==> flow/design.v <==
module ram_tester
#(
     parameter AXI_ID           = 0
)
(
     input          clk_i
    ,input          rst_i
    ,input          cfg_awvalid_i
    ,input  [31:0]  cfg_awaddr_i
    ,input          cfg_wvalid_i
    ,input  [31:0]  cfg_wdata_i
    ,input  [3:0]   cfg_wstrb_i
    ,input          cfg_bready_i
    ,input          cfg_arvalid_i
    ,input  [31:0]  cfg_araddr_i
    ,input          cfg_rready_i
    ,input          outport_awready_i
    ,input          outport_wready_i
    ,input          outport_bvalid_i
    ,input  [1:0]   outport_bresp_i
    ,input  [3:0]   outport_bid_i
    ,input          outport_arready_i
    ,input          outport_rvalid_i
    ,input  [31:0]  outport_rdata_i
    ,input  [1:0]   outport_rresp_i
    ,input  [3:0]   outport_rid_i
    ,input          outport_rlast_i
    ,output         cfg_awready_o
    ,output         cfg_wready_o
    ,output         cfg_bvalid_o
    ,output [1:0]   cfg_bresp_o
    ,output         cfg_arready_o
    ,output         cfg_rvalid_o
    ,output [31:0]  cfg_rdata_o
    ,output [1:0]   cfg_rresp_o
    ,output         outport_awvalid_o
    ,output [31:0]  outport_awaddr_o
    ,output [3:0]   outport_awid_o
    ,output [7:0]   outport_awlen_o
    ,output [1:0]   outport_awburst_o
    ,output         outport_wvalid_o
    ,output [31:0]  outport_wdata_o
    ,output [3:0]   outport_wstrb_o
    ,output         outport_wlast_o
    ,output         outport_bready_o
    ,output         outport_arvalid_o
    ,output [31:0]  outport_araddr_o
    ,output [3:0]   outport_arid_o
    ,output [7:0]   outport_arlen_o
    ,output [1:0]   outport_arburst_o
    ,output         outport_rready_o
);
reg awvalid_q;
reg wvalid_q;
wire wr_cmd_accepted_w  = (cfg_awvalid_i && cfg_awready_o) || awvalid_q;
wire wr_data_accepted_w = (cfg_wvalid_i  && cfg_wready_o)  || wvalid_q;
always @ (posedge clk_i or posedge rst_i)
if (rst_i)
    awvalid_q <= 1'b0;
else if (cfg_awvalid_i && cfg_awready_o && !wr_data_accepted_w)
    awvalid_q <= 1'b1;
else if (wr_data_accepted_w)
    awvalid_q <= 1'b0;
always @ (posedge clk_i or posedge rst_i)
if (rst_i)
    wvalid_q <= 1'b0;
else if (cfg_wvalid_i && cfg_wready_o && !wr_cmd_accepted_w)
    wvalid_q <= 1'b1;
else if (wr_cmd_accepted_w)
    wvalid_q <= 1'b0;
reg [7:0] wr_addr_q;
always @ (posedge clk_i or posedge rst_i)
if (rst_i)
    wr_addr_q <= 8'b0;
else if (cfg_awvalid_i && cfg_awready_o)
    wr_addr_q <= cfg_awaddr_i[7:0];
wire [7:0] wr_addr_w = awvalid_q ? wr_addr_q : cfg_awaddr_i[7:0];
reg [31:0] wr_data_q;
always @ (posedge clk_i or posedge rst_i)
if (rst_i)
    wr_data_q <= 32'b0;
else if (cfg_wvalid_i && cfg_wready_o)
    wr_data_q <= cfg_wdata_i;
wire [31:0] wr_data_w = wvalid_q ? wr_data_q : cfg_wdata_i;
wire read_en_w  = cfg_arvalid_i & cfg_arready_o;
wire write_en_w = wr_cmd_accepted_w && wr_data_accepted_w;
assign cfg_arready_o = ~cfg_rvalid_o;
assign cfg_awready_o = ~cfg_bvalid_o && ~cfg_arvalid_i && ~awvalid_q;
assign cfg_wready_o  = ~cfg_bvalid_o && ~cfg_arvalid_i && ~wvalid_q;
reg ram_test_cfg_wr_q;
always @ (posedge clk_i or posedge rst_i)
if (rst_i)
    ram_test_cfg_wr_q <= 1'b0;
else if (write_en_w && (wr_addr_w[7:0] == 8'h0))
    ram_test_cfg_wr_q <= 1'b1;
else
    ram_test_cfg_wr_q <= 1'b0;
reg [3:0]  ram_test_cfg_burst_len_q;
always @ (posedge clk_i or posedge rst_i)
if (rst_i)
    ram_test_cfg_burst_len_q <= 4'd0;
else if (write_en_w && (wr_addr_w[7:0] == 8'h0))
    ram_test_cfg_burst_len_q <= wr_data_w[31:28];
wire [3:0]  ram_test_cfg_burst_len_out_w = ram_test_cfg_burst_len_q;
reg        ram_test_cfg_read_q;
always @ (posedge clk_i or posedge rst_i)
if (rst_i)
    ram_test_cfg_read_q <= 1'd0;
else if (write_en_w && (wr_addr_w[7:0] == 8'h0))
    ram_test_cfg_read_q <= wr_data_w[8:8];
wire        ram_test_cfg_read_out_w = ram_test_cfg_read_q;
reg        ram_test_cfg_rnd_delay_q;
always @ (posedge clk_i or posedge rst_i)
if (rst_i)
    ram_test_cfg_rnd_delay_q <= 1'd0;
else if (write_en_w && (wr_addr_w[7:0] == 8'h0))
    ram_test_cfg_rnd_delay_q <= wr_data_w[7:7];
wire        ram_test_cfg_rnd_delay_out_w = ram_test_cfg_rnd_delay_q;
reg        ram_test_cfg_user_q;
always @ (posedge clk_i or posedge rst_i)
if (rst_i)
    ram_test_cfg_user_q <= 1'd0;
else if (write_en_w && (wr_addr_w[7:0] == 8'h0))
    ram_test_cfg_user_q <= wr_data_w[3:3];
else
    ram_test_cfg_user_q <= 1'd0;
wire        ram_test_cfg_user_out_w = ram_test_cfg_user_q;
reg        ram_test_cfg_incr_q;
always @ (posedge clk_i or posedge rst_i)
if (rst_i)
    ram_test_cfg_incr_q <= 1'd0;
else if (write_en_w && (wr_addr_w[7:0] == 8'h0))
    ram_test_cfg_incr_q <= wr_data_w[2:2];
else
    ram_test_cfg_incr_q <= 1'd0;
wire        ram_test_cfg_incr_out_w = ram_test_cfg_incr_q;
reg        ram_test_cfg_ones_q;
always @ (posedge clk_i or posedge rst_i)
if (rst_i)
    ram_test_cfg_ones_q <= 1'd0;
else if (write_en_w && (wr_addr_w[7:0] == 8'h0))
    ram_test_cfg_ones_q <= wr_data_w[1:1];
else
    ram_test_cfg_ones_q <= 1'd0;
wire        ram_test_cfg_ones_out_w = ram_test_cfg_ones_q;
reg        ram_test_cfg_zero_q;
always @ (posedge clk_i or posedge rst_i)
if (rst_i)
    ram_test_cfg_zero_q <= 1'd0;
else if (write_en_w && (wr_addr_w[7:0] == 8'h0))
    ram_test_cfg_zero_q <= wr_data_w[0:0];
else
    ram_test_cfg_zero_q <= 1'd0;
wire        ram_test_cfg_zero_out_w = ram_test_cfg_zero_q;
reg ram_test_base_wr_q;
always @ (posedge clk_i or posedge rst_i)
if (rst_i)
    ram_test_base_wr_q <= 1'b0;
else if (write_en_w && (wr_addr_w[7:0] == 8'h4))
    ram_test_base_wr_q <= 1'b1;
else
    ram_test_base_wr_q <= 1'b0;
reg [31:0]  ram_test_base_addr_q;
always @ (posedge clk_i or posedge rst_i)
if (rst_i)
    ram_test_base_addr_q <= 32'd0;
else if (write_en_w && (wr_addr_w[7:0] == 8'h4))
    ram_test_base_addr_q <= wr_data_w[31:0];
wire [31:0]  ram_test_base_addr_out_w = ram_test_base_addr_q;
reg ram_test_end_wr_q;
always @ (posedge clk_i or posedge rst_i)
if (rst_i)
    ram_test_end_wr_q <= 1'b0;
else if (write_en_w && (wr_addr_w[7:0] == 8'h8))
    ram_test_end_wr_q <= 1'b1;
else
    ram_test_end_wr_q <= 1'b0;
reg [31:0]  ram_test_end_addr_q;
always @ (posedge clk_i or posedge rst_i)
if (rst_i)
    ram_test_end_addr_q <= 32'd0;
else if (write_en_w && (wr_addr_w[7:0] == 8'h8))
    ram_test_end_addr_q <= wr_data_w[31:0];
wire [31:0]  ram_test_end_addr_out_w = ram_test_end_addr_q;
reg ram_test_sts_wr_q;
always @ (posedge clk_i or posedge rst_i)
if (rst_i)
    ram_test_sts_wr_q <= 1'b0;
else if (write_en_w && (wr_addr_w[7:0] == 8'hc))
    ram_test_sts_wr_q <= 1'b1;
else
    ram_test_sts_wr_q <= 1'b0;
reg ram_test_current_wr_q;
always @ (posedge clk_i or posedge rst_i)
if (rst_i)
    ram_test_current_wr_q <= 1'b0;
else if (write_en_w && (wr_addr_w[7:0] == 8'h10))
    ram_test_current_wr_q <= 1'b1;
else
    ram_test_current_wr_q <= 1'b0;
reg ram_test_write_wr_q;
always @ (posedge clk_i or posedge rst_i)
if (rst_i)
    ram_test_write_wr_q <= 1'b0;
else if (write_en_w && (wr_addr_w[7:0] == 8'h14))
    ram_test_write_wr_q <= 1'b1;
else
    ram_test_write_wr_q <= 1'b0;
reg [31:0]  ram_test_write_pattern_q;
always @ (posedge clk_i or posedge rst_i)
if (rst_i)
    ram_test_write_pattern_q <= 32'd0;
else if (write_en_w && (wr_addr_w[7:0] == 8'h14))
    ram_test_write_pattern_q <= wr_data_w[31:0];
wire [31:0]  ram_test_write_pattern_out_w = ram_test_write_pattern_q;
reg ram_test_time_wr_q;
always @ (posedge clk_i or posedge rst_i)
if (rst_i)
    ram_test_time_wr_q <= 1'b0;
else if (write_en_w && (wr_addr_w[7:0] == 8'h18))
    ram_test_time_wr_q <= 1'b1;
else
    ram_test_time_wr_q <= 1'b0;
reg ram_test_errors_wr_q;
always @ (posedge clk_i or posedge rst_i)
if (rst_i)
    ram_test_errors_wr_q <= 1'b0;
else if (write_en_w && (wr_addr_w[7:0] == 8'h1c))
    ram_test_errors_wr_q <= 1'b1;
else
    ram_test_errors_wr_q <= 1'b0;
reg ram_test_last_wr_q;
always @ (posedge clk_i or posedge rst_i)
if (rst_i)
    ram_test_last_wr_q <= 1'b0;
else if (write_en_w && (wr_addr_w[7:0] == 8'h20))
    ram_test_last_wr_q <= 1'b1;
else
    ram_test_last_wr_q <= 1'b0;
wire        ram_test_sts_busy_in_w;
wire [31:0]  ram_test_current_addr_in_w;
wire [31:0]  ram_test_time_cycles_in_w;
wire [31:0]  ram_test_errors_count_in_w;
wire [31:0]  ram_test_last_rd_data_in_w;
reg [31:0] data_r;
always @ *
begin
    data_r = 32'b0;
    case (cfg_araddr_i[7:0])
    8'h0:
    begin
        data_r[31:28] = ram_test_cfg_burst_len_q;
        data_r[8:8] = ram_test_cfg_read_q;
        data_r[7:7] = ram_test_cfg_rnd_delay_q;
    end
    8'h4:
    begin
        data_r[31:0] = ram_test_base_addr_q;
    end
    8'h8:
    begin
        data_r[31:0] = ram_test_end_addr_q;
    end
    8'hc:
    begin
        data_r[0:0] = ram_test_sts_busy_in_w;
    end
    8'h10:
    begin
        data_r[31:0] = ram_test_current_addr_in_w;
    end
    8'h14:
    begin
        data_r[31:0] = ram_test_write_pattern_q;
    end
    8'h18:
    begin
        data_r[31:0] = ram_test_time_cycles_in_w;
    end
    8'h1c:
    begin
        data_r[31:0] = ram_test_errors_count_in_w;
    end
    8'h20:
    begin
        data_r[31:0] = ram_test_last_rd_data_in_w;
    end
    default :
        data_r = 32'b0;
    endcase
end
reg rvalid_q;
always @ (posedge clk_i or posedge rst_i)
if (rst_i)
    rvalid_q <= 1'b0;
else if (read_en_w)
    rvalid_q <= 1'b1;
else if (cfg_rready_i)
    rvalid_q <= 1'b0;
assign cfg_rvalid_o = rvalid_q;
reg [31:0] rd_data_q;
always @ (posedge clk_i or posedge rst_i)
if (rst_i)
    rd_data_q <= 32'b0;
else if (!cfg_rvalid_o || cfg_rready_i)
    rd_data_q <= data_r;
assign cfg_rdata_o = rd_data_q;
assign cfg_rresp_o = 2'b0;
reg bvalid_q;
always @ (posedge clk_i or posedge rst_i)
if (rst_i)
    bvalid_q <= 1'b0;
else if (write_en_w)
    bvalid_q <= 1'b1;
else if (cfg_bready_i)
    bvalid_q <= 1'b0;
assign cfg_bvalid_o = bvalid_q;
assign cfg_bresp_o  = 2'b0;
wire [31:0] buffer_base_w     = {ram_test_base_addr_out_w[31:2], 2'b0};
wire [31:0] buffer_end_w      = {ram_test_end_addr_out_w[31:2],  2'b0};
wire [31:0] user_data_w       = ram_test_write_pattern_out_w;
wire        cfg_zero_w        = ram_test_cfg_zero_out_w;
wire        cfg_ones_w        = ram_test_cfg_ones_out_w;
wire        cfg_incr_w        = ram_test_cfg_incr_out_w;
wire        cfg_user_w        = ram_test_cfg_user_out_w;
wire        cfg_dly_w         = ram_test_cfg_rnd_delay_out_w;
wire        cfg_read_w        = ram_test_cfg_read_out_w;
wire        awvalid_w;
wire        arvalid_w;
wire [31:0] axaddr_w;
wire [7:0]  axlen_w;
wire        wvalid_w;
wire [31:0] wdata_w;
wire [3:0]  wstrb_w;
wire        wlast_w;
wire        accept_w;
reg [31:0]  current_addr_q;
reg [31:0]  outstanding_q;
reg         burst_q;
reg [7:0]   burst_cnt_q;
localparam STATE_W          = 3;
localparam STATE_IDLE       = 3'd0;
localparam STATE_ZERO       = 3'd1;
localparam STATE_ONES       = 3'd2;
localparam STATE_INCR       = 3'd3;
localparam STATE_USER       = 3'd4;
localparam STATE_WAIT       = 3'd5;
reg [STATE_W-1:0] state_q;
reg [STATE_W-1:0] next_state_r;
always @ *
begin
    next_state_r = state_q;
    case (state_q)
    STATE_IDLE :
    begin
        if (cfg_zero_w)
            next_state_r  = STATE_ZERO;
        else if (cfg_ones_w)
            next_state_r  = STATE_ONES;
        else if (cfg_incr_w)
            next_state_r  = STATE_INCR;
        else if (cfg_user_w)
            next_state_r  = STATE_USER;
    end
    STATE_ZERO, STATE_ONES, STATE_INCR, STATE_USER:
    begin
        if (current_addr_q == buffer_end_w && !burst_q)
            next_state_r = STATE_WAIT;
    end
    STATE_WAIT:
    begin
        if (outstanding_q == 32'd0)
            next_state_r = STATE_IDLE;
    end
    default :
       ;
    endcase
end
always @ (posedge clk_i or posedge rst_i)
if (rst_i)
    state_q <= STATE_IDLE;
else
    state_q <= next_state_r;
wire [3:0] rand_w;
ram_lfsr
#(
    .BITS(4),
    .N(16),
    .POLYNOMIAL(16'h8810)
)
u_rand
(
    .clk_i(clk_i),
    .rst_i(rst_i),
    .random_o(rand_w)
);
reg [31:0]  outstanding_r;
always @ *
begin
    outstanding_r = outstanding_q;
    if ((arvalid_w || awvalid_w) && accept_w)
        outstanding_r = outstanding_r + 32'd1;
    if (outport_bvalid_i && outport_bready_o)
        outstanding_r = outstanding_r - 32'd1;
    else if (outport_rvalid_i && outport_rlast_i && outport_rready_o)
        outstanding_r = outstanding_r - 32'd1;
end
always @ (posedge clk_i or posedge rst_i)
if (rst_i) 
    outstanding_q <= 32'b0;
else
    outstanding_q <= outstanding_r;
reg [3:0] delay_q;
always @ (posedge clk_i or posedge rst_i)
if (rst_i) 
    delay_q <= 4'b0;
else if ((awvalid_w || arvalid_w || wvalid_w) && accept_w)
    delay_q <= rand_w;
else if (delay_q != 4'b0)
    delay_q <= delay_q - 4'd1;
wire valid_w = (!cfg_dly_w || delay_q == 4'b0) &&
               (current_addr_q != buffer_end_w || burst_q) &&
               (state_q != STATE_IDLE && state_q != STATE_WAIT);
reg [7:0]   burst_length_r;
wire [31:0] remaining_w    = buffer_end_w - current_addr_q - 32'd4;
wire [31:0] remain_words_w = {2'b0, remaining_w[31:2]};
wire [31:0] max_words_w    = {28'b0, ram_test_cfg_burst_len_out_w};
always @ *
begin
    burst_length_r = 8'b0;
    if (remain_words_w > max_words_w)
        burst_length_r = max_words_w[7:0];
    else if (remain_words_w[7:0] == 8'd1 || 
             remain_words_w[7:0] == 8'd3 ||
             remain_words_w[7:0] == 8'd7)
        burst_length_r = remain_words_w[7:0];
end
wire [31:0] length_bytes_w = {22'b0, burst_length_r + 8'd1, 2'b0};
assign axlen_w = burst_length_r;
always @ (posedge clk_i or posedge rst_i)
if (rst_i) 
    burst_q <= 1'b0;
else if (awvalid_w && accept_w && axlen_w != 8'b0)
    burst_q <= 1'b1;
else if (wvalid_w && accept_w && burst_cnt_q == 8'b0)
    burst_q <= 1'b0;
always @ (posedge clk_i or posedge rst_i)
if (rst_i) 
    burst_cnt_q <= 8'b0;
else if (awvalid_w && accept_w)
    burst_cnt_q <= axlen_w - 8'd1;
else if (wvalid_w && accept_w)
    burst_cnt_q <= burst_cnt_q - 8'd1;
always @ (posedge clk_i or posedge rst_i)
if (rst_i) 
    current_addr_q <= 32'b0;
else if ((state_q == STATE_IDLE) && (next_state_r != STATE_IDLE))
    current_addr_q <= buffer_base_w;
else if (state_q != STATE_IDLE && (awvalid_w || arvalid_w) && accept_w)
    current_addr_q <= {current_addr_q[31:2], 2'b0} + length_bytes_w;
assign awvalid_w                  = valid_w & ~burst_q & ~cfg_read_w;
assign arvalid_w                  = valid_w & cfg_read_w;
assign axaddr_w                   = current_addr_q;
assign ram_test_current_addr_in_w = current_addr_q;
reg [31:0] write_data_q;
reg        cfg_inc_q;
always @ (posedge clk_i or posedge rst_i)
if (rst_i) 
    cfg_inc_q <= 1'b0;
else if (state_q == STATE_IDLE && next_state_r == STATE_INCR)
    cfg_inc_q <= 1'b1;
else if (state_q == STATE_IDLE)
    cfg_inc_q <= 1'b0;
always @ (posedge clk_i or posedge rst_i)
if (rst_i) 
    write_data_q <= 32'b0;
else if ((state_q == STATE_IDLE) && (next_state_r != STATE_IDLE))
begin
    if (next_state_r == STATE_ONES)
        write_data_q <= 32'hFFFFFFFF;
    else if (next_state_r == STATE_INCR)
        write_data_q <= 32'h33221100;
    else if (next_state_r == STATE_USER)
        write_data_q <= user_data_w;
    else
        write_data_q <= 32'b0;
end
else if (cfg_inc_q && wvalid_w && accept_w)
    write_data_q <= write_data_q + 32'h44444444;
else if (cfg_inc_q && outport_rvalid_i && outport_rready_o)
    write_data_q <= write_data_q + 32'h44444444;
assign wvalid_w = (burst_q | awvalid_w) & valid_w;
assign wdata_w  = write_data_q;
assign wstrb_w  = 4'hF;
assign wlast_w  = burst_q ? (burst_cnt_q == 8'd0) : (axlen_w == 8'd0);
reg [31:0] error_count_q;
always @ (posedge clk_i or posedge rst_i)
if (rst_i) 
    error_count_q <= 32'b0;
else if ((state_q == STATE_IDLE) && (next_state_r != STATE_IDLE))
    error_count_q <= 32'b0;
else if (outport_rvalid_i && outport_rready_o && outport_rdata_i != write_data_q)
    error_count_q <= error_count_q + 32'd1;
assign ram_test_errors_count_in_w = error_count_q;
reg [31:0] last_data_q;
always @ (posedge clk_i or posedge rst_i)
if (rst_i) 
    last_data_q <= 32'b0;
else if ((state_q == STATE_IDLE) && (next_state_r != STATE_IDLE))
    last_data_q <= 32'b0;
else if (outport_rvalid_i && outport_rready_o)
    last_data_q <= outport_rdata_i;
assign ram_test_last_rd_data_in_w = last_data_q;
reg [31:0] cycles_q;
always @ (posedge clk_i or posedge rst_i)
if (rst_i) 
    cycles_q <= 32'b0;
else if ((state_q == STATE_IDLE) && (next_state_r != STATE_IDLE))
    cycles_q <= 32'b0;
else if (state_q != STATE_IDLE)
    cycles_q <= cycles_q + 32'd1;
assign ram_test_time_cycles_in_w = cycles_q - 32'd2;  
wire        axi_valid_w;
wire        axi_awvalid_w;
wire        axi_arvalid_w;
wire        axi_wvalid_w;
wire        axi_pop_w;
generic_fifo
#(
     .WIDTH(1+1+32+8+1+32+4+1)
    ,.DEPTH(8)
    ,.ADDR_W(3)
)
u_request
(
     .clk_i(clk_i)
    ,.rst_i(rst_i)
    ,.push_i(awvalid_w | arvalid_w | wvalid_w)
    ,.data_in_i({awvalid_w, arvalid_w, axaddr_w, axlen_w, wvalid_w, wdata_w, wstrb_w, wlast_w})
    ,.accept_o(accept_w)
    ,.valid_o(axi_valid_w)
    ,.data_out_o({axi_awvalid_w, axi_arvalid_w, outport_awaddr_o, outport_awlen_o, 
                  axi_wvalid_w, outport_wdata_o, outport_wstrb_o, outport_wlast_o})
    ,.pop_i(axi_pop_w)
);
reg axi_awvalid_q;
reg axi_wvalid_q;
always @ (posedge clk_i or posedge rst_i)
if (rst_i) 
    axi_awvalid_q <= 1'b0;
else if (outport_awvalid_o && outport_awready_i && (outport_wvalid_o && !outport_wready_i))
    axi_awvalid_q <= 1'b1;
else if (axi_pop_w)
    axi_awvalid_q <= 1'b0;
always @ (posedge clk_i or posedge rst_i)
if (rst_i) 
    axi_wvalid_q <= 1'b0;
else if (outport_wvalid_o && outport_wready_i && (outport_awvalid_o && !outport_awready_i))
    axi_wvalid_q <= 1'b1;
else if (axi_pop_w)
    axi_wvalid_q <= 1'b0;
assign outport_awvalid_o = axi_valid_w & axi_awvalid_w & ~axi_awvalid_q;
assign outport_awid_o    = AXI_ID;
assign outport_awburst_o = 2'b01;
assign outport_wvalid_o  = axi_valid_w & axi_wvalid_w  & ~axi_wvalid_q;
assign outport_bready_o  = 1'b1;
assign outport_arvalid_o = axi_valid_w & axi_arvalid_w;
assign outport_arid_o    = AXI_ID;
assign outport_araddr_o  = outport_awaddr_o;
assign outport_arlen_o   = outport_awlen_o;
assign outport_arburst_o = outport_awburst_o;
assign outport_rready_o  = 1'b1;
assign axi_pop_w = (outport_arvalid_o   && outport_arready_i) ||
                   (((outport_awvalid_o && outport_awready_i) || axi_awvalid_q || !axi_awvalid_w) &&
                    ((outport_wvalid_o  && outport_wready_i)  || axi_wvalid_q || !axi_wvalid_w) && !axi_arvalid_w);
assign ram_test_sts_busy_in_w = (state_q != STATE_IDLE);
endmodule
module ram_lfsr
#(
  parameter POLYNOMIAL = 4'h9,
  parameter N          = 4,
  parameter BITS       = 4
)
(
  input  clk_i,
  input  rst_i,
  output [BITS-1:0] random_o
);
reg [N-1:0] data_q;
reg [N-1:0] data_next_r;
reg         feedback_r;
integer i;
always @* 
begin
  data_next_r = data_q;
  for (i=0; i<BITS; i=i+1)
  begin
    feedback_r  = ^( POLYNOMIAL & data_next_r);
    data_next_r = {data_next_r[N-2:0], ~feedback_r};
  end
end
always @ (posedge clk_i or posedge rst_i)
if (rst_i) 
    data_q <= 'b0;
else
    data_q <= data_next_r;
assign random_o = data_q[N-1:N-BITS];
endmodule
module generic_fifo
#(
    parameter WIDTH   = 8,
    parameter DEPTH   = 4,
    parameter ADDR_W  = 2
)
(
     input               clk_i
    ,input               rst_i
    ,input  [WIDTH-1:0]  data_in_i
    ,input               push_i
    ,input               pop_i
    ,output [WIDTH-1:0]  data_out_o
    ,output              accept_o
    ,output              valid_o
);
localparam COUNT_W = ADDR_W + 1;
reg [WIDTH-1:0]   ram_q[DEPTH-1:0];
reg [ADDR_W-1:0]  rd_ptr_q;
reg [ADDR_W-1:0]  wr_ptr_q;
reg [COUNT_W-1:0] count_q;
always @ (posedge clk_i or posedge rst_i)
if (rst_i)
begin
    count_q   <= {(COUNT_W) {1'b0}};
    rd_ptr_q  <= {(ADDR_W) {1'b0}};
    wr_ptr_q  <= {(ADDR_W) {1'b0}};
end
else
begin
    if (push_i & accept_o)
    begin
        ram_q[wr_ptr_q] <= data_in_i;
        wr_ptr_q        <= wr_ptr_q + 1;
    end
    if (pop_i & valid_o)
        rd_ptr_q      <= rd_ptr_q + 1;
    if ((push_i & accept_o) & ~(pop_i & valid_o))
        count_q <= count_q + 1;
    else if (~(push_i & accept_o) & (pop_i & valid_o))
        count_q <= count_q - 1;
end
/*verilator lint_off WIDTH*/
assign valid_o       = (count_q != 0);
assign accept_o      = (count_q != DEPTH);
/*verilator lint_on WIDTH*/
assign data_out_o    = ram_q[rd_ptr_q];
endmodule
==> flow/run.sh <==
#!/bin/bash
# the make line also repeats each setting of config.mk as NAME=value (left out here)
make -C /OpenROAD-flow-scripts/flow DESIGN_CONFIG=/design/flow/config.mk WORK_HOME=/design/flow/orfs CLKGATE_MAP_FILE= finish
==> flow/config.mk <==
export PLATFORM = sky130hd
export DESIGN_NAME = ram_tester
export DESIGN_NICKNAME = ram_tester
export VERILOG_FILES = /design/flow/design.v
export SDC_FILE = /design/flow/constraint.sdc
export NUM_CORES = 4
export LEC_CHECK = 0
export CAP_MARGIN = 20
export CORE_MARGIN = 2
export CORE_UTILIZATION = 40
export CTS_CLUSTER_DIAMETER = 228
export GPL_ROUTABILITY_DRIVEN = 0
export GPL_TIMING_DRIVEN = 1
export MAX_ROUTING_LAYER = met4
export SETUP_SLACK_MARGIN = 2.12
export SLEW_MARGIN = 20
==> flow/constraint.sdc <==
create_clock -name core_clock -period 14.4 [get_ports {clk_i}]
set_input_delay 2.8800 -clock core_clock [delete_from_list [all_inputs] [get_ports {clk_i}]]
set_output_delay 2.8800 -clock core_clock [all_outputs]
set_load 0.01 [all_outputs]
==> reports/results.ini, run 1 <==
[global_routing]
gr-usage-all-layers=0.233
grt_pass1_wl_mm=206
antenna_found_initial=4
grt_max_degree=171
grt_pass1_vias=31600
grt_overflow_total=0

[synthesis]
mux_share=0.0600
synth.logic.top_family=AND-OR/OR-AND gates
fa_ha_area_frac=0.0272
synthCells=4062
synth-main-ff-cell=edfxtp_1
simple_gate_area_frac=0.114
ys_sh_xor=0.0390
ys_cells=4062
edf_count=592
netlist_area_sq_mm=0.0473
yosysTopAreaCell=edfxtp_1
ys_async_sr_fraction=0.413
most_common_cell=edfxtp_1
netlist_top_cells_area=edfxtp_1 38%, dfrtp_1 22%, mux2_2 4.2%
synth_flops=1009
yosys-top-cells-count=592 x edfxtp_1, 417 x dfrtp_1, 377 x nor2_1
synth_top_area_share=0.376
ys_seq_frac=0.596
yosys_warnings=4
synth-compound-area-share=0.121
yosys_area_sq_mm=0.0473
ys_types=84
avgSynthCellArea_sq_um=11.7

[floorplan]
ios=332
die_h_um=348
rows=126
fp_util=0.402
chipWidth_um=348
chipArea_sq_mm=0.121
fp.coreArea_sq_mm=0.118

[power_and_ir_drop]
p_sw_mw=4.84
ir_drop_uv=124
swShare=0.395
combinationalPower_mw=5.10
seq_power_share=0.367
clock_net_power_mw=2.65
combPwrFrac=0.417
pwr_density_cell_mw_per_mm2=225
total_leakage_power_nw=20.4
top_power_group=combinational logic
clock_power_share=0.216
p_seq_mw=4.48
intPower_mw=7.40

[critical_path]
startpoint_type=flip-flop
max_stage_delay_ns=0.67
end_kind=flip-flop
crit_path_end=current_addr_q[30]
crit_family=AND-OR/OR-AND gates
rrSetupSlack_ns=5.90
worstSetupStartpoint=current_addr_q[2]
path_class=flip-flop to flip-flop
regToRegEndpoint=current_addr_q[30]
crit_buf_inv=4
required_ns=14.99
cp.arrival_ns=9.09
r2r_start=current_addr_q[2]
critical_path_cell_count=28
cp_slowest_cell=mux2i_1
path_max_fanout=12
cpMostUsedCell=o21ai_0
rr_worst_depth=28

[clock_tree]
cts_inserted_buffers=103
tritoncts=built
postCtsHoldBufs=0
clock_sinks=1009
cts_root_buf=clkbuf_16
h-tree-depth=3
post_cts_resized=0
clkLatencyLatePin_ns=0.70
clockBufferDepth=3
clk_pin_slew_worst_paths_ns=0.06
post_cts_buffers=0

[drt]
via_per_inst=5.73
detail-route-antenna-nets=0
antenna_cells=0
drt_wl_total_mm=140
via_count=33400
wl_per_cell_um=24.0
route.detailed.drc=0
drt_iter0_drc=4227
first_pass_iters=7

[sta]
tightest_slew_ns=1.12
hold-worst-slack_ns=0.347
rsz0062_at_grt=false
fmax_mhz=118
post-route-period-util=0.590
finalClockSkew_ns=0.0379
final-hold-violation-count=0
slew_headroom=0.251
setup_viol=0
fin_crit_ns=8.50
final-max-slew-violation-count=0
fin_setup_tns_ns=0

[min_path]
whs_path_depth=0
whs_endpoint=u_rand.data_q[10]
hold_start=u_rand.data_q[6]
worstHoldPathType=flip-flop to flip-flop

[flow_run]
maxCapViolations=0
warnings=107

[status]
status=complete, no violations

[place]
hpwlAfterDp_mm=92.4
portBuffers=241

[finish]
flop_area_sq_mm=0.0282
synthToLayoutAreaGrowth_pct=14.8
nets=4468
logic_area_sq_mm=0.0175
fillers=10700

## stage by stage
step | cells | cell area [sq um] | setup WS, ns | total power [mW] | utilization
floorplan | 4121 | 47600 | 5.90 | 7.58 | -
global route | 5825 | 54300 | 5.43 | 12.9 | 0.461
CTS | 5824 | 54300 | 5.95 | 12.3 | 0.461
global placement | 5639 | 51000 | 6.06 | 9.54 | 0.433
detailed placement | 5640 | 51000 | 6.00 | 9.61 | 0.433
finish | 5825 | 54300 | 5.90 | 12.2 | 0.461
## per-layer routing
layer | part of all wire | GRT usage | up-vias
met4 | 0.036 | 0.0751 | 0
li1 | - | - | 15200
met5 | 0 | - | -
met1 | 0.43 | 0.319 | 16600
met3 | 0.076 | 0.0382 | 236
met2 | 0.45 | 0.355 | 1377
## area by class of cell
class	count	area share
sequential	1009	0.519
inverter	154	0.0107
tap	1536	0.0354
clock inverter	36	0.00841
multi-input combinational	2651	0.322
clock buffer	148	0.0526
timing repair buffer	291	0.0518
==> run 2, diff against run 1 <==
- ABC_AREA: not set -> 1
- CORE_ASPECT_RATIO: not set -> 0.5
- CORE_UTILIZATION: 40 -> 72
- CTS_CLUSTER_DIAMETER: 228 -> 370
- CTS_CLUSTER_SIZE: not set -> 98
- GPL_ROUTABILITY_DRIVEN: 0 -> not set
- GPL_TIMING_DRIVEN: 1 -> not set
- MAX_ROUTING_LAYER: met4 -> not set
- SETUP_SLACK_MARGIN: 2.12 -> 1.48
- SLEW_MARGIN: 20 -> 40
- TNS_END_PERCENT: not set -> 10
- clock period: 14.4 -> 4.98 ns (I/O delays scaled with it)
==> run 2 against run 1 <==
The run now fails in global routing. Synthesized cell count rose by 26%. Die size fell by 42%. Synthesized area rose by 3.6%.
==> reports/results.ini, run 2 <==
[status]
status=aborted with a tool error
stop_stage=global routing
error_line=[ERROR GRT-0232] Routing congestion too high. Check the congestion heatmap in the GUI.

[floorplan]
ios=332
fp.coreArea_sq_mm=0.0671
die_h_um=189
fp_util=0.730
chipArea_sq_mm=0.0704
rows=67
chipWidth_um=373

[synthesis]
ys_sh_xor=0.0281
synthCells=5108
simple_gate_area_frac=0.184
ys_seq_frac=0.575
synth-compound-area-share=0.106
synth_flops=1009
avgSynthCellArea_sq_um=9.60
netlist_area_sq_mm=0.0490
yosys_warnings=4
most_common_cell=nand2_1
mux_share=0.00661
synth_top_area_share=0.362
netlist_top_cells_area=edfxtp_1 36%, dfrtp_1 21%, nand2_1 9.1%
yosys_area_sq_mm=0.0490
yosysTopAreaCell=edfxtp_1
fa_ha_area_frac=0.0262
ys_cells=5108
edf_count=592
yosys-top-cells-count=1185 x nand2_1, 603 x inv_1, 592 x edfxtp_1
synth.logic.top_family=simple AND/OR/NAND/NOR gates
synth-main-ff-cell=edfxtp_1
ys_types=75
ys_async_sr_fraction=0.413

[clock_tree]
cts_inserted_buffers=14
h-tree-depth=1
cts_root_buf=clkbuf_16
clock_sinks=1009
clockBufferDepth=3

[place]
placed_area_sq_mm=0.0537
hpwlAfterDp_mm=115
portBuffers=241
gp_congestion=1.06

[global_routing]
gr-usage-all-layers=0.708
grt_overflow_total=3

run 2: metal layers:
| layer | overflow | global-route usage |
|---|---|---|
| met1 | 0 | 0.752 |
| met2 | 0 | 0.839 |
| met3 | 2 | 0.574 |
| met4 | 1 | 0.589 |
| met5 | 0 | 0.516 |
run 2: timing repair:
item,CTS
buffers inserted,77
gates resized,391
pin swaps,84
setup endpoints to repair,366
cloned,17
hold buffers,0
run 2: metrics by stage:
| step | hold slack [ns] | TNS [ns] | power (mW) | worst slack (ns) | std cells |
|---|---|---|---|---|---|
| 2_1_floorplan | 0.331 | -3326.35 | 19.3 | -4.61 | 5167 |
| 3_3_place_gp | 0.334 | -8.07 | 24.9 | -0.649 | 6300 |
| 3_5_place_dp | 0.348 | -11.36 | 25.7 | -0.799 | 6300 |
| 4_1_cts | 0.406 | -5.15 | 30.5 | -0.469 | 6417 |
==> run 3, diff against run 2 <==
- ABC_AREA: 1 -> not set
- CELL_PAD_IN_SITES_GLOBAL_PLACEMENT: not set -> 0
- CORE_ASPECT_RATIO: 0.5 -> not set
- CTS_CLUSTER_DIAMETER: 370 -> 278
- CTS_CLUSTER_SIZE: 98 -> 14
- MIN_ROUTING_LAYER: not set -> met1
- PLACE_DENSITY_LB_ADDON: not set -> 0.08
- SETUP_SLACK_MARGIN: 1.48 -> not set
- SLEW_MARGIN: 40 -> 35
- TNS_END_PERCENT: 10 -> 65
==> run 3 against run 2 <==
Now fails the layout checks on negative setup slack. Synthesized area decreased by 3.5%. Die size decreased by 3.6%. Synthesized cell count decreased by 20%.
==> reports/results.ini, run 3 <==
[status]
status=failed layout checks
violations=negative setup slack

[floorplan]
rows=93
fp.coreArea_sq_mm=0.0647
ios=332
chipWidth_um=260
fp_util=0.732
die_h_um=260
chipArea_sq_mm=0.0678

[drt]
drt_iter0_drc=6550
wl_per_cell_um=28.1
route.detailed.drc=0
first_pass_iters=14
detail-route-antenna-nets=0
via_count=38000
via_per_inst=7.00
drt_wl_total_mm=153

[synthesis]
avgSynthCellArea_sq_um=11.7
netlist_top_cells_area=edfxtp_1 38%, dfrtp_1 22%, mux2_2 4.2%
yosys-top-cells-count=592 x edfxtp_1, 417 x dfrtp_1, 377 x nor2_1
synth-main-ff-cell=edfxtp_1
fa_ha_area_frac=0.0272
most_common_cell=edfxtp_1
synth_top_area_share=0.376
ys_cells=4062
synth.logic.top_family=AND-OR/OR-AND gates
edf_count=592
netlist_area_sq_mm=0.0473
synth_flops=1009
synth-compound-area-share=0.121
mux_share=0.0600
yosysTopAreaCell=edfxtp_1
synthCells=4062
ys_types=84
simple_gate_area_frac=0.114
ys_sh_xor=0.0390
ys_seq_frac=0.596
yosys_warnings=4
ys_async_sr_fraction=0.413
yosys_area_sq_mm=0.0473

[finish]
fillers=2981
nets=4780
synthToLayoutAreaGrowth_pct=19.3
flop_area_sq_mm=0.0282
logic_area_sq_mm=0.0185

[power_and_ir_drop]
seq_power_share=0.328
power_mw=38.4
clock_power_share=0.162
ir_drop_uv=582
total_leakage_power_nw=21.8
p_seq_mw=12.6
p_sw_mw=15.7
clock_net_power_mw=6.22
top_power_group=combinational logic
intPower_mw=22.6
combPwrFrac=0.510
swShare=0.410
combinationalPower_mw=19.6
pwr_density_cell_mw_per_mm2=680

[flow_run]
warnings=113
maxCapViolations=0

[clock_tree]
clk_pin_slew_worst_paths_ns=0.07
postCtsHoldBufs=0
clock_sinks=1009
tritoncts=built
cts_root_buf=clkbuf_16
h-tree-depth=3
cts_inserted_buffers=82
clkLatencyLatePin_ns=0.67
clockBufferDepth=3

[sta]
rsz0062_at_grt=true
slew_headroom=0.272
fin_crit_ns=6.51
final-max-slew-violation-count=0
setup_viol=33
finalWorstSetupSlack_ns=-1.53
finalClockSkew_ns=0.0303
fmax_mhz=154
post-route-period-util=1.31
final-hold-violation-count=0
fin_setup_tns_ns=-35.50
tightest_slew_ns=1.06

[critical_path]
crit_family=simple AND/OR/NAND/NOR gates
rr_worst_depth=26
end_kind=flip-flop
regToRegEndpoint=current_addr_q[28]
r2r_start=current_addr_q[22]
crit_buf_inv=3
cp_slowest_cell=or4_4
worstSetupStartpoint=current_addr_q[22]
rrSetupSlack_ns=-1.53
crit_path_end=current_addr_q[28]
path_class=flip-flop to flip-flop
critical_path_cell_count=26
path_max_fanout=7
required_ns=5.50
startpoint_type=flip-flop
max_stage_delay_ns=0.58
cp.arrival_ns=7.03

[min_path]
worstHoldPathType=flip-flop to flip-flop
whs_path_depth=0
whs_endpoint=u_rand.data_q[4]
hold_start=u_rand.data_q[0]

[global_routing]
gr-usage-all-layers=0.436
antenna_found_initial=7
grt_overflow_total=0
grt_max_degree=120
grt_pass1_vias=36900
grt_pass1_wl_mm=220

[place]
gp_congestion=0.991
portBuffers=241
hpwlAfterDp_mm=95.7

[run 3: metal layers]
layer | up-vias | GRT usage | wire length [um]
met5 | - | 0 | 8
met4 | 2 | 0.276 | 12000
met3 | 854 | 0.129 | 20900
met2 | 3284 | 0.680 | 69400
met1 | 18100 | 0.537 | 50400
li1 | 15800 | - | -
[run 3: what timing repair did]
action	in CTS	in global routing
setup endpoints to repair	32	40
pin swaps	59	54
setup buffers	24	17
gates resized	97	94
cloned	0	0
[run 3: layout make-up]
class,instances,share of cell area
multi-input combinational,2651,0.328
tap,855,0.0190
antenna,5,0.000222
clock buffer,130,0.0399
sequential,1009,0.500
clock inverter,7,0.00219
inverter,154,0.0103
timing repair buffer,624,0.101
[run 3: stage by stage]
step,cells,setup slack (ns),utilization,instance area [sq um],hold WS [ns]
global route,5430,-1.65,0.872,56400,0.352
finish,5435,-1.53,0.872,56400,0.347
CTS,5414,-1.08,0.862,55800,0.344
global placement,5253,-1.37,0.814,52700,0.332
floorplan,4121,-1.64,-,47600,0.331
detailed placement,5254,-1.51,0.814,52700,0.335
==> run 4, diff against run 3 <==
- CELL_PAD_IN_SITES_GLOBAL_PLACEMENT: 0 -> not set
- CORE_ASPECT_RATIO: not set -> 0.72
- CORE_UTILIZATION: 72 -> 70
- CTS_CLUSTER_DIAMETER: 278 -> not set
- CTS_CLUSTER_SIZE: 14 -> 35
- MIN_ROUTING_LAYER: met1 -> not set
- PLACE_DENSITY_LB_ADDON: 0.08 -> not set
- SLEW_MARGIN: 35 -> 20
- TNS_END_PERCENT: 65 -> not set
==> run 4 against run 3 <==
Still fails the layout checks on negative setup slack. Power increased by 3.4%. Fmax increased by 3.5%. Combinational power about the same. Utilization decreased by 1.3 points. Flip-flop count unchanged. Sequential share of layout area decreased by 0.66 points. Critical path depth increased by 3. Synthesized area unchanged. Non-clock buffer count decreased by 3.
==> reports/results.ini, run 4 <==
[clock_tree]
tritoncts=built
cts_inserted_buffers=92
cts_root_buf=clkbuf_16
clkLatencyLatePin_ns=0.70
h-tree-depth=3
clk_pin_slew_worst_paths_ns=0.07
clock_sinks=1009
clockBufferDepth=3

[critical_path]
rr_worst_depth=29
path_max_fanout=5
critical_path_cell_count=29
r2r_start=ram_test_end_addr_q[16]
startpoint_type=flip-flop
worstSetupStartpoint=ram_test_end_addr_q[16]
cpMostUsedCell=buf_4
crit_family=simple AND/OR/NAND/NOR gates
crit_path_end=current_addr_q[10]
path_class=flip-flop to flip-flop
cp.arrival_ns=6.82
cp_slowest_cell=or4_4
end_kind=flip-flop
rrSetupSlack_ns=-1.31
required_ns=5.51
crit_buf_inv=8
max_stage_delay_ns=0.57
regToRegEndpoint=current_addr_q[10]

[synthesis]
yosys_area_sq_mm=0.0473
synth-main-ff-cell=edfxtp_1
edf_count=592
synthCells=4062
mux_share=0.0600
most_common_cell=edfxtp_1
avgSynthCellArea_sq_um=11.7
yosys_warnings=4
simple_gate_area_frac=0.114
ys_sh_xor=0.0390
netlist_top_cells_area=edfxtp_1 38%, dfrtp_1 22%, mux2_2 4.2%
ys_types=84
ys_seq_frac=0.596
ys_async_sr_fraction=0.413
netlist_area_sq_mm=0.0473
synth_top_area_share=0.376
yosysTopAreaCell=edfxtp_1
fa_ha_area_frac=0.0272
synth.logic.top_family=AND-OR/OR-AND gates
ys_cells=4062
synth-compound-area-share=0.121
yosys-top-cells-count=592 x edfxtp_1, 417 x dfrtp_1, 377 x nor2_1
synth_flops=1009

[sta]
rsz0062_at_grt=true
slew_headroom=0.194
fmax_mhz=159
hold-worst-slack_ns=0.352
setup_viol=33
tightest_slew_ns=1.17
final-hold-violation-count=0
post-route-period-util=1.26
finalClockSkew_ns=0.0490
finalWorstSetupSlack_ns=-1.31
final-max-slew-violation-count=0
fin_crit_ns=6.29

[flow_run]
maxCapViolations=0
warnings=113

[place]
hpwlAfterDp_mm=96.7
gp_congestion=0.983
portBuffers=241

[global_routing]
antenna_found_initial=4
grt_pass1_vias=35600
grt_pass1_wl_mm=218
grt_use_met2=0.609
gr-usage-all-layers=0.420
grt_use_met1=0.586
grt_max_degree=119
grt_overflow_total=0
gr-usage-met3=0.132
busiest_layer=met2

[power_and_ir_drop]
swShare=0.402
power_mw=39.7
ir_drop_uv=531
combinationalPower_mw=19.8
clock_net_power_mw=7.39
top_power_group=combinational logic
p_seq_mw=12.5
pwr_density_cell_mw_per_mm2=694
p_sw_mw=16.0
total_leakage_power_nw=22.1
clock_power_share=0.186
combPwrFrac=0.499
intPower_mw=23.7
seq_power_share=0.315

[drt]
route.detailed.drc=0
drt_iter0_drc=6302
wl_per_cell_um=26.9
first_pass_iters=9
detail-route-antenna-nets=0
via_count=37800
drt_wl_total_mm=148
via_per_inst=6.86

[min_path]
whs_path_depth=0
hold_start=u_rand.data_q[6]
worstHoldPathType=flip-flop to flip-flop
whs_endpoint=u_rand.data_q[10]

[floorplan]
chipArea_sq_mm=0.0697
chipWidth_um=310
fp.coreArea_sq_mm=0.0666
fp_util=0.711
die_h_um=225
rows=80
ios=332

[finish]
fillers=3344
synthToLayoutAreaGrowth_pct=20.9
logic_area_sq_mm=0.0185
nets=4787
flop_area_sq_mm=0.0282

[status]
violations=negative setup slack
status=failed layout checks

run 4: per-layer routing:
metal | up-vias | part of all wire
met2 | 3116 | 0.44
met1 | 18300 | 0.36
met3 | 557 | 0.15
li1 | 15800 | -
met5 | - | 0.00013
met4 | 4 | 0.054
run 4: stage by stage:
| step | instances | setup WS [ns] | utilization | setup TNS (ns) | instance area [sq um] |
|---|---|---|---|---|---|
| floorplan | 4121 | -1.64 | - | -712.87 | 47600 |
| global placement | 5293 | -1.54 | 0.791 | -36.05 | 52700 |
| detailed placement | 5293 | -1.74 | 0.791 | -41.54 | 52700 |
| CTS | 5487 | -1.08 | 0.849 | -24.61 | 56500 |
| global route | 5509 | -1.47 | 0.859 | -36.42 | 57200 |
| finish | 5512 | -1.31 | 0.859 | -32.28 | 57200 |
run 4: area by class of cell:
cell class,instances,share of cell area
Antenna cell,3,0.000131
Sequential cell,1009,0.493
Timing Repair Buffer,621,0.0984
Clock inverter,58,0.0113
Clock buffer,114,0.0435
Inverter,154,0.0102
Multi-Input combinational cell,2651,0.323
Tap cell,902,0.0197
run 4: repair_timing:
| item | in CTS | in global routing |
|---|---|---|
| buffers inserted | 23 | 21 |
| hold buffers | 0 | 0 |
| endpoints found under the hold margin | 0 | 0 |
| endpoints found under the setup margin | 32 | 42 |
| pin swaps | 54 | 70 |
| gates resized | 105 | 85 |
| cloned | 0 | 0 |
==> run 5, diff against run 4 <==
- CELL_PAD_IN_SITES_GLOBAL_PLACEMENT: not set -> 2
- CORE_ASPECT_RATIO: 0.72 -> 1.3
- CORE_UTILIZATION: 70 -> 68
- CTS_CLUSTER_DIAMETER: not set -> 73
- CTS_CLUSTER_SIZE: 35 -> not set
- GPL_TIMING_DRIVEN: not set -> 0
- MAX_ROUTING_LAYER: not set -> met5
- MIN_ROUTING_LAYER: not set -> met1
- PLACE_DENSITY: not set -> 0.42
- SLEW_MARGIN: 20 -> 40
- clock period: 4.98 -> 12.7 ns (I/O delays scaled with it)
==> run 5 against run 4 <==
The run now fails in global placement without I/O. Synthesized cell count is the same. Die size grew 2.9%. Synthesized area is the same.
==> reports/results.ini, run 5 <==
[synthesis]
synth-main-ff-cell=edfxtp_1
ys_async_sr_fraction=0.413
ys_cells=4062
ys_types=84
synth_flops=1009
ys_seq_frac=0.596
most_common_cell=edfxtp_1
edf_count=592
synthCells=4062
yosysTopAreaCell=edfxtp_1
ys_sh_xor=0.0390
netlist_area_sq_mm=0.0473
synth_top_area_share=0.376
yosys_area_sq_mm=0.0473
netlist_top_cells_area=edfxtp_1 38%, dfrtp_1 22%, mux2_2 4.2%
fa_ha_area_frac=0.0272
simple_gate_area_frac=0.114
yosys_warnings=4
mux_share=0.0600
synth.logic.top_family=AND-OR/OR-AND gates
synth-compound-area-share=0.121
avgSynthCellArea_sq_um=11.7
yosys-top-cells-count=592 x edfxtp_1, 417 x dfrtp_1, 377 x nor2_1

[floorplan]
chipArea_sq_mm=0.0717
die_h_um=305
chipWidth_um=235
rows=110
fp_util=0.685
fp.coreArea_sq_mm=0.0691

[status]
stop_stage=global placement without I/O
error_line=[ERROR GPL-0301] Utilization 109.596 % exceeds 100%.
status=aborted with a tool error

==> run 6, diff against run 5 <==
- CELL_PAD_IN_SITES_GLOBAL_PLACEMENT: 2 -> 0
- CORE_ASPECT_RATIO: 1.3 -> not set
- CORE_UTILIZATION: 68 -> 66
- GPL_TIMING_DRIVEN: 0 -> not set
- MAX_ROUTING_LAYER: met5 -> not set
- PLACE_DENSITY: 0.42 -> not set
- SLEW_MARGIN: 40 -> 10
- clock period: 12.7 -> 6.95 ns (I/O delays scaled with it)
==> run 6 against run 5 <==
Now clean on timing, DRC and antenna. Die size is 3.0% higher. Synthesized cell count unchanged. Synthesized area unchanged.
==> reports/results.ini, run 6 <==
[status]
status=complete, no violations

[floorplan]
ios=332
fp_util=0.664
rows=98
chipArea_sq_mm=0.0739
fp.coreArea_sq_mm=0.0712
die_h_um=272
chipWidth_um=272

[power_and_ir_drop]
top_power_group=combinational logic
seq_power_share=0.347
combinationalPower_mw=11.4
p_sw_mw=10.2
combPwrFrac=0.439
ir_drop_uv=326
swShare=0.393
pwr_density_cell_mw_per_mm2=477
p_seq_mw=9.01
clock_power_share=0.214
clock_net_power_mw=5.56
total_leakage_power_nw=20.8
intPower_mw=15.8

[synthesis]
ys_sh_xor=0.0390
synth_top_area_share=0.376
mux_share=0.0600
yosys_warnings=4
fa_ha_area_frac=0.0272
synthCells=4062
most_common_cell=edfxtp_1
avgSynthCellArea_sq_um=11.7
synth.logic.top_family=AND-OR/OR-AND gates
synth-main-ff-cell=edfxtp_1
ys_cells=4062
netlist_area_sq_mm=0.0473
yosysTopAreaCell=edfxtp_1
simple_gate_area_frac=0.114
edf_count=592
yosys-top-cells-count=592 x edfxtp_1, 417 x dfrtp_1, 377 x nor2_1
synth_flops=1009
ys_async_sr_fraction=0.413
ys_seq_frac=0.596
netlist_top_cells_area=edfxtp_1 38%, dfrtp_1 22%, mux2_2 4.2%
yosys_area_sq_mm=0.0473
synth-compound-area-share=0.121
ys_types=84

[critical_path]
rrSetupSlack_ns=0.20
crit_family=simple AND/OR/NAND/NOR gates
critical_path_cell_count=28
worstSetupStartpoint=ram_test_end_addr_q[21]
regToRegEndpoint=current_addr_q[24]
rr_worst_depth=28
cp_slowest_cell=or4_4
required_ns=7.44
path_max_fanout=7
cp.arrival_ns=7.24
r2r_start=ram_test_end_addr_q[21]
end_kind=flip-flop
path_class=flip-flop to flip-flop
crit_buf_inv=5
crit_path_end=current_addr_q[24]
startpoint_type=flip-flop
max_stage_delay_ns=0.57

[drt]
routed.top_layer=met4
detail-route-antenna-nets=0
route.detailed.drc=0
via_count=34400
drt_iter0_drc=4568
via_per_inst=6.48
wl_met1_mm=51.5
wl_met2_mm=61.7
wl_per_cell_um=25.1
first_pass_iters=7
met3_length_mm=13.0
drt_wl_total_mm=134

[sta]
final-max-slew-violation-count=0
fmax_mhz=148
finalClockSkew_ns=0.0368
final-hold-violation-count=0
post-route-period-util=0.971
slew_headroom=0.216
setup_viol=0
finalWorstSetupSlack_ns=0.203
tightest_slew_ns=1.17
fin_crit_ns=6.75

[finish]
fin_cells=5315
fin_area_sq_mm=0.0544
synthToLayoutAreaGrowth_pct=14.9
utilization=0.763
nets=4538

[global_routing]
grt_pass1_vias=32900
gr-usage-all-layers=0.361
grt_overflow_total=0
antenna_found_initial=1
grt_pass1_wl_mm=201
grt_max_degree=158

[clock_tree]
tritoncts=built
postCtsHoldBufs=0
h-tree-depth=3
clockBufferDepth=3
cts_inserted_buffers=99
clk_pin_slew_worst_paths_ns=0.06
clkLatencyLatePin_ns=0.67
cts_root_buf=clkbuf_16
clock_sinks=1009

[place]
hpwlAfterDp_mm=88.3
gp_congestion=0.946
portBuffers=241
placedCellCount=5124
pre_cts_ws_ns=-0.196
placed_area_sq_mm=0.0508

[min_path]
hold_start=u_rand.data_q[5]
whs_path_depth=0
worstHoldPathType=flip-flop to flip-flop
whs_endpoint=u_rand.data_q[9]

[flow_run]
warnings=116
maxCapViolations=0

## run 6: metrics by stage
step           hold slack (ns)  TNS [ns]  total power [mW]
4_1_cts                  0.360         0              25.7
6_report                 0.356         0              25.9
5_1_grt                  0.374   -0.0111              27.2
3_5_place_dp             0.340    -0.516              20.1
2_1_floorplan            0.331    -26.50              15.7
3_3_place_gp             0.332         0              19.9
## run 6: routing by layer
| layer | up-vias | global-route usage |
|---|---|---|
| met5 | - | 0 |
| li1 | 15300 | - |
| met2 | 1809 | 0.560 |
| met3 | 344 | 0.0651 |
| met4 | 0 | 0.179 |
| met1 | 16900 | 0.497 |
## run 6: repair_timing
action,in CTS,in global routing
endpoints found under the setup margin,5,21
setup buffers,0,5
pin swaps,0,9
resized,3,29
## run 6: cell type report
cell class	instances	area [sq um]
timing repair buffer	365	3390
multi-input combinational	2651	17600
clock inverter	65	772
tap	950	1190
antenna	1	2.50
clock buffer	120	2620
inverter	154	582
sequential	1009	28200
fill	4731	16900
==> run 7, diff against run 6 <==
- CELL_PAD_IN_SITES_GLOBAL_PLACEMENT: 0 -> not set
- CORE_UTILIZATION: 66 -> 40
- CTS_CLUSTER_DIAMETER: 73 -> not set
- CTS_CLUSTER_SIZE: not set -> 50
- MAX_ROUTING_LAYER: not set -> met4
- MIN_ROUTING_LAYER: met1 -> not set
- SLEW_MARGIN: 10 -> 20
- clock period: 6.95 -> 10.0 ns (I/O delays scaled with it)
==> run 7 against run 6 <==
Still clean. Sequential power decreased by 28%. Critical path depth decreased by 2. Die size increased by 64%. Setup slack improved by 1.5 ns. Flip-flop count unchanged. Cell count increased by 9.7%. Count of clock-buffer cells in the layout increased by 24. Design area increased by 0.27%. Sequential share of layout area decreased by 0.14 points. Critical endpoint is now current_addr_q[25]. Highest routed layer unchanged.
==> reports/results.ini, run 7 <==
[synthesis]
yosys-top-cells-count=592 x edfxtp_1, 417 x dfrtp_1, 377 x nor2_1
mux_share=0.0600
avgSynthCellArea_sq_um=11.7
ys_async_sr_fraction=0.413
netlist_area_sq_mm=0.0473
simple_gate_area_frac=0.114
yosys_area_sq_mm=0.0473
ys_types=84
netlist_top_cells_area=edfxtp_1 38%, dfrtp_1 22%, mux2_2 4.2%
synth_top_area_share=0.376
ys_seq_frac=0.596
synth-compound-area-share=0.121
ys_cells=4062
most_common_cell=edfxtp_1
edf_count=592
synth.logic.top_family=AND-OR/OR-AND gates
synth-main-ff-cell=edfxtp_1
ys_sh_xor=0.0390
fa_ha_area_frac=0.0272
yosysTopAreaCell=edfxtp_1
synth_flops=1009
synthCells=4062
yosys_warnings=4

[clock_tree]
clkLatencyLatePin_ns=0.71
clockBufferDepth=3
h-tree-depth=3
cts_root_buf=clkbuf_16
clk_pin_slew_worst_paths_ns=0.06
postCtsHoldBufs=0
tritoncts=built
post_cts_buffers=0
post_cts_resized=0
clock_sinks=1009
cts_inserted_buffers=104

[place]
gp_congestion=0.936
hpwlAfterDp_mm=92.4
placed_area_sq_mm=0.0510
portBuffers=241

[floorplan]
ios=332
die_h_um=348
chipArea_sq_mm=0.121
rows=126
fp.coreArea_sq_mm=0.118
fp_util=0.402
chipWidth_um=348

[power_and_ir_drop]
p_sw_mw=7.02
clock_power_share=0.222
ir_drop_uv=158
intPower_mw=10.8
total_leakage_power_nw=20.5
combinationalPower_mw=7.38
p_seq_mw=6.45
pwr_density_cell_mw_per_mm2=326
combPwrFrac=0.415
swShare=0.394
seq_power_share=0.363
top_power_group=combinational logic
clock_net_power_mw=3.96

[critical_path]
critical_path_cell_count=26
max_stage_delay_ns=0.80
rrSetupSlack_ns=1.70
cp_slowest_cell=o2111ai_1
cp.arrival_ns=8.89
crit_path_end=current_addr_q[25]
r2r_start=current_addr_q[2]
crit_buf_inv=2
crit_family=AND-OR/OR-AND gates
path_class=flip-flop to flip-flop
path_max_fanout=12
regToRegEndpoint=current_addr_q[25]
startpoint_type=flip-flop
required_ns=10.58
worstSetupStartpoint=current_addr_q[2]
end_kind=flip-flop
rr_worst_depth=26

[sta]
setup_viol=0
final-hold-violation-count=0
tightest_slew_ns=1.15
fin_crit_ns=8.30
finalClockSkew_ns=0.0762
rsz0062_at_grt=false
slew_headroom=0.232
fmax_mhz=120
final-max-slew-violation-count=0
fin_setup_tns_ns=0
post-route-period-util=0.830

[drt]
drt_iter0_drc=4079
via_per_inst=5.73
detail-route-antenna-nets=0
wl_per_cell_um=23.9
drt_wl_total_mm=140
first_pass_iters=7
route.detailed.drc=0
via_count=33400

[global_routing]
grt_max_degree=179
grt_overflow_total=0
gr-usage-all-layers=0.233
antenna_found_initial=5
grt_pass1_wl_mm=207
grt_pass1_vias=31500

[finish]
synthToLayoutAreaGrowth_pct=15.2
fillers=10600
fin_area_sq_mm=0.0545
nets=4469

[min_path]
whs_path_depth=0
whs_endpoint=u_rand.data_q[10]
hold_start=u_rand.data_q[6]
worstHoldPathType=flip-flop to flip-flop

[flow_run]
maxCapViolations=0
warnings=108

[status]
status=complete, no violations

[run 7: metal layers]
metal,global-route usage,vias to the layer above,part of all wire
met4,0.0688,0,0.029
li1,-,15200,-
met1,0.320,16700,0.43
met5,-,-,0
met3,0.0410,205,0.081
met2,0.355,1322,0.46
[run 7: final cells by class]
type                       count  area (sq um)  share of cell area
sequential                  1009         28200               0.518
multi-input combinational   2651         17500               0.321
clock buffer                 144          2890              0.0531
timing repair buffer         291          2810              0.0515
tap                         1536          1920              0.0353
clock inverter                47           603              0.0111
inverter                     154           582              0.0107
antenna                        1          2.50           0.0000459
[run 7: stage by stage]
| stage | utilization | cells | setup WS, ns | hold slack [ns] | total power [mW] |
|---|---|---|---|---|---|
| global placement | 0.433 | 5641 | 1.76 | 0.331 | 13.8 |
| floorplan | - | 4121 | 2.38 | 0.331 | 10.9 |
| CTS | 0.463 | 5832 | 1.75 | 0.347 | 17.9 |
| detailed placement | 0.433 | 5641 | 1.72 | 0.336 | 13.9 |
| global route | 0.463 | 5833 | 1.15 | 0.362 | 18.8 |
| finish | 0.463 | 5833 | 1.70 | 0.344 | 17.8 |
==> run 8, diff against run 7 <==
- CELL_PAD_IN_SITES_GLOBAL_PLACEMENT: not set -> 2
- CORE_MARGIN: 2 -> 8
- CORE_UTILIZATION: 40 -> 68
- CTS_CLUSTER_DIAMETER: not set -> 73
- CTS_CLUSTER_SIZE: 50 -> not set
- GPL_TIMING_DRIVEN: not set -> 0
- MAX_ROUTING_LAYER: met4 -> met5
- MIN_ROUTING_LAYER: not set -> met1
- PLACE_DENSITY: not set -> 0.94
- SLEW_MARGIN: 20 -> 40
- clock period: 10.0 -> 12.7 ns (I/O delays scaled with it)
==> run 8 against run 7 <==
The run now fails in global placement without I/O. Die size decreased by 35%. Synthesized cell count unchanged. Synthesized area unchanged.
==> reports/results.ini, run 8 <==
[synthesis]
ys_cells=4062
synth-main-ff-cell=edfxtp_1
synth_top_area_share=0.376
fa_ha_area_frac=0.0272
avgSynthCellArea_sq_um=11.7
ys_seq_frac=0.596
synth-compound-area-share=0.121
mux_share=0.0600
yosys-top-cells-count=592 x edfxtp_1, 417 x dfrtp_1, 377 x nor2_1
ys_sh_xor=0.0390
most_common_cell=edfxtp_1
edf_count=592
synthCells=4062
ys_async_sr_fraction=0.413
yosysTopAreaCell=edfxtp_1
yosys_area_sq_mm=0.0473
simple_gate_area_frac=0.114
netlist_area_sq_mm=0.0473
netlist_top_cells_area=edfxtp_1 38%, dfrtp_1 22%, mux2_2 4.2%
synth_flops=1009
yosys_warnings=4
ys_types=84
synth.logic.top_family=AND-OR/OR-AND gates

[floorplan]
fp_util=0.689
chipArea_sq_mm=0.0783
chipWidth_um=280
rows=96
die_h_um=280
fp.coreArea_sq_mm=0.0687

[status]
error_line=[ERROR GPL-0301] Utilization 110.292 % exceeds 100%.
stop_stage=global placement without I/O
status=aborted with a tool error

==> run 9, diff against run 8 <==
- CELL_PAD_IN_SITES_GLOBAL_PLACEMENT: 2 -> 0
- CORE_MARGIN: 8 -> 4
- CORE_UTILIZATION: 68 -> 65
- CTS_CLUSTER_DIAMETER: 73 -> 278
- GPL_TIMING_DRIVEN: 0 -> not set
- MAX_ROUTING_LAYER: met5 -> not set
- PLACE_DENSITY: 0.94 -> not set
- PLACE_DENSITY_LB_ADDON: not set -> 0.08
- SLEW_MARGIN: 40 -> 10
- clock period: 12.7 -> 5.71 ns (I/O delays scaled with it)
==> run 9 against run 8 <==
Now fails the layout checks on negative setup slack. Synthesized area is the same. Synthesized cell count is the same. Die size shrank 1.4%.
==> reports/results.ini, run 9 <==
[global_routing]
grt_pass1_wl_mm=207
antenna_found_initial=2
grt_overflow_total=0
grt_pass1_vias=34700
gr-usage-all-layers=0.348
grt_max_degree=145

[sta]
post-route-period-util=1.12
final-hold-violation-count=0
slew_headroom=0.289
rsz0062_at_grt=true
fmax_mhz=156
fin_setup_tns_ns=-13.42
hold-worst-slack_ns=0.351
finalWorstSetupSlack_ns=-0.704
fin_crit_ns=6.41
finalClockSkew_ns=0.0419
final-max-slew-violation-count=0
setup_viol=25
tightest_slew_ns=1.04

[power_and_ir_drop]
swShare=0.391
power_mw=33.5
top_power_group=combinational logic
p_sw_mw=13.1
combinationalPower_mw=16.1
clock_net_power_mw=6.41
ir_drop_uv=434
intPower_mw=20.4
p_seq_mw=10.9
seq_power_share=0.326
clock_power_share=0.191
combPwrFrac=0.482
total_leakage_power_nw=21.8
pwr_density_cell_mw_per_mm2=591

[floorplan]
ios=332
die_h_um=278
chipArea_sq_mm=0.0772
fp_util=0.659
chipWidth_um=278
rows=98
fp.coreArea_sq_mm=0.0719

[synthesis]
yosysTopAreaCell=edfxtp_1
yosys_warnings=4
ys_seq_frac=0.596
simple_gate_area_frac=0.114
edf_count=592
most_common_cell=edfxtp_1
ys_async_sr_fraction=0.413
ys_sh_xor=0.0390
mux_share=0.0600
yosys-top-cells-count=592 x edfxtp_1, 417 x dfrtp_1, 377 x nor2_1
synth-main-ff-cell=edfxtp_1
synth-compound-area-share=0.121
netlist_top_cells_area=edfxtp_1 38%, dfrtp_1 22%, mux2_2 4.2%
synth.logic.top_family=AND-OR/OR-AND gates
ys_cells=4062
avgSynthCellArea_sq_um=11.7
ys_types=84
yosys_area_sq_mm=0.0473
fa_ha_area_frac=0.0272
synth_top_area_share=0.376
netlist_area_sq_mm=0.0473
synth_flops=1009
synthCells=4062

[place]
hpwlAfterDp_mm=92.4
placed_area_sq_mm=0.0522
portBuffers=241
placedCellCount=5291
gp_congestion=0.945

[clock_tree]
h-tree-depth=3
cts_root_buf=clkbuf_16
clk_pin_slew_worst_paths_ns=0.06
clockBufferDepth=3
clock_sinks=1009
tritoncts=built
postCtsHoldBufs=0
cts_inserted_buffers=97
clkLatencyLatePin_ns=0.68

[status]
violations=negative setup slack
status=failed layout checks

[drt]
drt_iter0_drc=4955
first_pass_iters=13
routed.top_layer=met5
wl_per_cell_um=25.2
via_count=35800
wl_met2_mm=66.1
detail-route-antenna-nets=0
route.detailed.drc=0
via_per_inst=6.50
drt_wl_total_mm=139
wl_met1_mm=51.6
met3_length_mm=13.3

[critical_path]
rr_worst_depth=29
path_class=flip-flop to flip-flop
rrSetupSlack_ns=-0.70
required_ns=6.26
max_stage_delay_ns=0.53
startpoint_type=flip-flop
cp_slowest_cell=or4_4
path_max_fanout=7
regToRegEndpoint=current_addr_q[30]
crit_path_end=current_addr_q[30]
crit_family=AND-OR/OR-AND gates
worstSetupStartpoint=current_addr_q[3]
crit_buf_inv=4
cp.arrival_ns=6.96
r2r_start=current_addr_q[3]
critical_path_cell_count=29
end_kind=flip-flop

[min_path]
whs_path_depth=0
whs_endpoint=u_rand.data_q[11]
worstHoldPathType=flip-flop to flip-flop
hold_start=u_rand.data_q[7]

[finish]
fin_cells=5507
fillers=4412
fin_area_sq_mm=0.0566
nets=4733
synthToLayoutAreaGrowth_pct=19.7

[flow_run]
maxCapViolations=0
warnings=113

## run 9: what timing repair did
item | in CTS | in global routing
endpoints found under the setup margin | 25 | 29
buffers inserted | 28 | 14
resized | 79 | 113
pin swaps | 55 | 71
## run 9: area by class of cell
cell class	count	area (sq um)	area share
clock buffers	137	2670	0.0472
inverters	154	584	0.0103
well taps	950	1190	0.0210
clock inverters	43	480	0.00848
diodes	1	2.50	0.0000442
flip-flops and latches	1009	28200	0.498
repair buffers	562	5010	0.0885
multi-input cells	2651	18500	0.326
## run 9: routing by layer
layer / global-route usage / up-vias
met5: 0 / -
met4: 0.173 / 2
met3: 0.0616 / 455
met2: 0.564 / 2074
met1: 0.460 / 17600
li1: - / 15700
## run 9: through the flow
stage | worst slack [ns] | util
6_report | -0.704 | 0.788
5_1_grt | -0.928 | 0.788
4_1_cts | -0.474 | 0.778
3_5_place_dp | -0.880 | 0.726
3_3_place_gp | -0.724 | 0.726
2_1_floorplan | -1.06 | -
No activity file was given, so power comes from the tool's default toggle rates.
